==> flow/design.v (excerpt) <==
module upsample_csc (
    input  logic        clk,
    input  logic        resetn,
    input  logic        start,
    output logic        done,
    input  logic [15:0] sram_read_data,
    output logic [15:0] sram_write_data,
    output logic [17:0] sram_address,
    output logic        sram_we_n
);
logic [31:0] mult_1_in1, mult_1_in2;
logic [31:0] mult_2_in1, mult_2_in2;
logic [31:0] mult_3_in1, mult_3_in2;
logic [63:0] mult_1_res, mult_2_res, mult_3_res;
assign mult_1_res = mult_1_in1 * mult_1_in2;
assign mult_2_res = mult_2_in1 * mult_2_in2;
assign mult_3_res = mult_3_in1 * mult_3_in2;
M1 M1_unit (
    .CLOCK_50_I(clk),
    .resetn(resetn),
    .M1_start(start),
    .M1_done(done),
    .M1_SRAM_read_data(sram_read_data),
    .M1_SRAM_write_data(sram_write_data),
    .M1_SRAM_address(sram_address),
    .M1_SRAM_we_n(sram_we_n),
    .M1_mult_1_in1(mult_1_in1),
    .M1_mult_1_in2(mult_1_in2),
    .M1_mult_2_in1(mult_2_in1),
    .M1_mult_2_in2(mult_2_in2),
    .M1_mult_3_in1(mult_3_in1),
    .M1_mult_3_in2(mult_3_in2),
    .M1_mult_res_1(mult_1_res),
    .M1_mult_res_2(mult_2_res),
    .M1_mult_res_3(mult_3_res)
);
endmodule
For scale: roughly 47000 µm² of cells after synthesis.
clock: 6.93 ns
lec_check: 0
abc_area: 0
cap_margin: 20
core_margin: 2
core_utilization: 64
cts_cluster_size: 97
place_density: 0.43
slew_margin: 20
run.sh (not shown) runs the stock make flow with config.mk's settings and CLKGATE_MAP_FILE=.
The starting point stopped in global routing (5_1_grt) on ODB-0269.
Next try:
Settings changed: ABC_AREA 0 to 1, CORE_UTILIZATION 64 to 72, CTS_CLUSTER_SIZE 97 to 99.
Clock period 6.93 ns to 9.18 ns, I/O delays scaled along.
Effect: The changed run aborted during global routing (5_1_grt), error GRT-0232; area after synthesis climbs by 0.74%; die area drops by 10%; synthesized cell count climbs by 14%.
Next try:
Settings changed: ABC_AREA 1 to 0, CORE_UTILIZATION 72 to 64, CTS_CLUSTER_SIZE 99 to not set, TNS_END_PERCENT set to 10.
Clock period 9.18 ns to 6.12 ns, I/O delays scaled along.
Outcome: Now the flow finished but fails on negative setup slack; area after synthesis came out lower slightly; die size rises by roughly a tenth; synthesized cell count came out lower by roughly a tenth.
Next try:
Settings changed: ABC_AREA 0 to not set, CORE_UTILIZATION 64 to 32, PLACE_DENSITY 0.43 to 0.6, TNS_END_PERCENT 10 to not set.
Clock period 6.12 ns to 12.7 ns, I/O delays scaled along.
Effect:
- The new run finished clean
- worst setup slack gains 5200 ps
- utilization goes down by 47 points
- routed wire length goes down by 18%
- hold slack loses 4.3 ps

========
upsample_csc again, from the RTL that the note above started with.
Design upsample_csc, start of the top module:
module upsample_csc (
    input  logic        clk,
    input  logic        resetn,
    input  logic        start,
    output logic        done,
    input  logic [15:0] sram_read_data,
    output logic [15:0] sram_write_data,
    output logic [17:0] sram_address,
    output logic        sram_we_n
);
logic [31:0] mult_1_in1, mult_1_in2;
logic [31:0] mult_2_in1, mult_2_in2;
logic [31:0] mult_3_in1, mult_3_in2;
logic [63:0] mult_1_res, mult_2_res, mult_3_res;
assign mult_1_res = mult_1_in1 * mult_1_in2;
assign mult_2_res = mult_2_in1 * mult_2_in2;
assign mult_3_res = mult_3_in1 * mult_3_in2;
M1 M1_unit (
    .CLOCK_50_I(clk),
    .resetn(resetn),
    .M1_start(start),
    .M1_done(done),
    .M1_SRAM_read_data(sram_read_data),
    .M1_SRAM_write_data(sram_write_data),
    .M1_SRAM_address(sram_address),
    .M1_SRAM_we_n(sram_we_n),
    .M1_mult_1_in1(mult_1_in1),
    .M1_mult_1_in2(mult_1_in2),
    .M1_mult_2_in1(mult_2_in1),
    .M1_mult_2_in2(mult_2_in2),
    .M1_mult_3_in1(mult_3_in1),
    .M1_mult_3_in2(mult_3_in2),
    .M1_mult_res_1(mult_1_res),
    .M1_mult_res_2(mult_2_res),
    .M1_mult_res_3(mult_3_res)
);
endmodule
Settings: LEC_CHECK=0, CAP_MARGIN=0, CORE_MARGIN=7, CORE_UTILIZATION=40, CTS_CLUSTER_DIAMETER=68, PLACE_DENSITY_LB_ADDON=0.24, SETUP_SLACK_MARGIN=-0.57, SLEW_MARGIN=20, TNS_END_PERCENT=25; clock period 8.83 ns.
The starting point completed, yet does not pass: negative setup slack.
Then changed:
Settings changed: CAP_MARGIN 0 to 20, CORE_MARGIN 7 to 2, CTS_CLUSTER_DIAMETER 68 to default, PLACE_DENSITY from default to 0.6, PLACE_DENSITY_LB_ADDON 0.24 to default, SETUP_SLACK_MARGIN -0.57 to default, TNS_END_PERCENT 25 to default.
Clock period 8.83 ns to 12.0 ns, I/O delays scaled along.
Outcome:
- Now the flow ran to the end with no violations
- clock skew drops by 0.0087 ns
- die size goes down by a few percent
- sequential cell count stays the same
Then changed:
Settings changed: CORE_UTILIZATION 40 to 58, SETUP_SLACK_MARGIN from default to -0.44.
Clock period 12.0 ns to 7.61 ns, I/O delays scaled along.
The changed run reached the layout checks and failed them: negative setup slack.
Routed wire length came out higher by about 20%.
Fmax came out higher by 15%.
Non-clock buffer count came out higher by 861.
Global-route usage came out higher by 14 points.
Design area came out higher by about 19%.
Hold slack is worse by 0.0075 ns.
Worst setup slack is worse by 2.9 ns.
Utilization came out higher by 32 points.
Then changed:
Settings changed: CORE_UTILIZATION 58 to 40, SETUP_SLACK_MARGIN -0.44 to default.
Clock period 7.61 ns to 11.0 ns, I/O delays scaled along.
This time the run passed the timing, design-rule and antenna checks. Setup slack gains 2.8 ns. Register-to-register slack gains 2.8 ns. Routed wire length came out lower by 15%. Sequential share of layout area came out higher by 2.2 points. Synthesized area stays the same. Cell count came out lower by 3.2%. Clock-buffer cell count came out lower by 5.
Then changed:
Settings changed: CORE_UTILIZATION 40 to 70, PLACE_DENSITY 0.6 to 0.64, SETUP_SLACK_MARGIN from default to 1.54.
=> The new run passed the timing, design-rule and antenna checks. Wire length climbs slightly. Global-route usage goes up by 15 points. Worst setup slack improves by 0.36 ns. Fmax goes up by a few percent. Synthesized area is unchanged.
Then changed:
Settings changed: CAP_MARGIN 20 to 35, CELL_PAD_IN_SITES_DETAIL_PLACEMENT from default to 2, CELL_PAD_IN_SITES_GLOBAL_PLACEMENT from default to 2, CORE_UTILIZATION 70 to 22, GPL_TIMING_DRIVEN from default to 0, HOLD_SLACK_MARGIN from default to 0.23, PLACE_DENSITY 0.64 to default, SETUP_SLACK_MARGIN 1.54 to default, SLEW_MARGIN 20 to 40.
Effect: Setup slack loses 0.42 ns; final cell count grows by 33%; design area increases by about 6%; wire length rose by 33%.
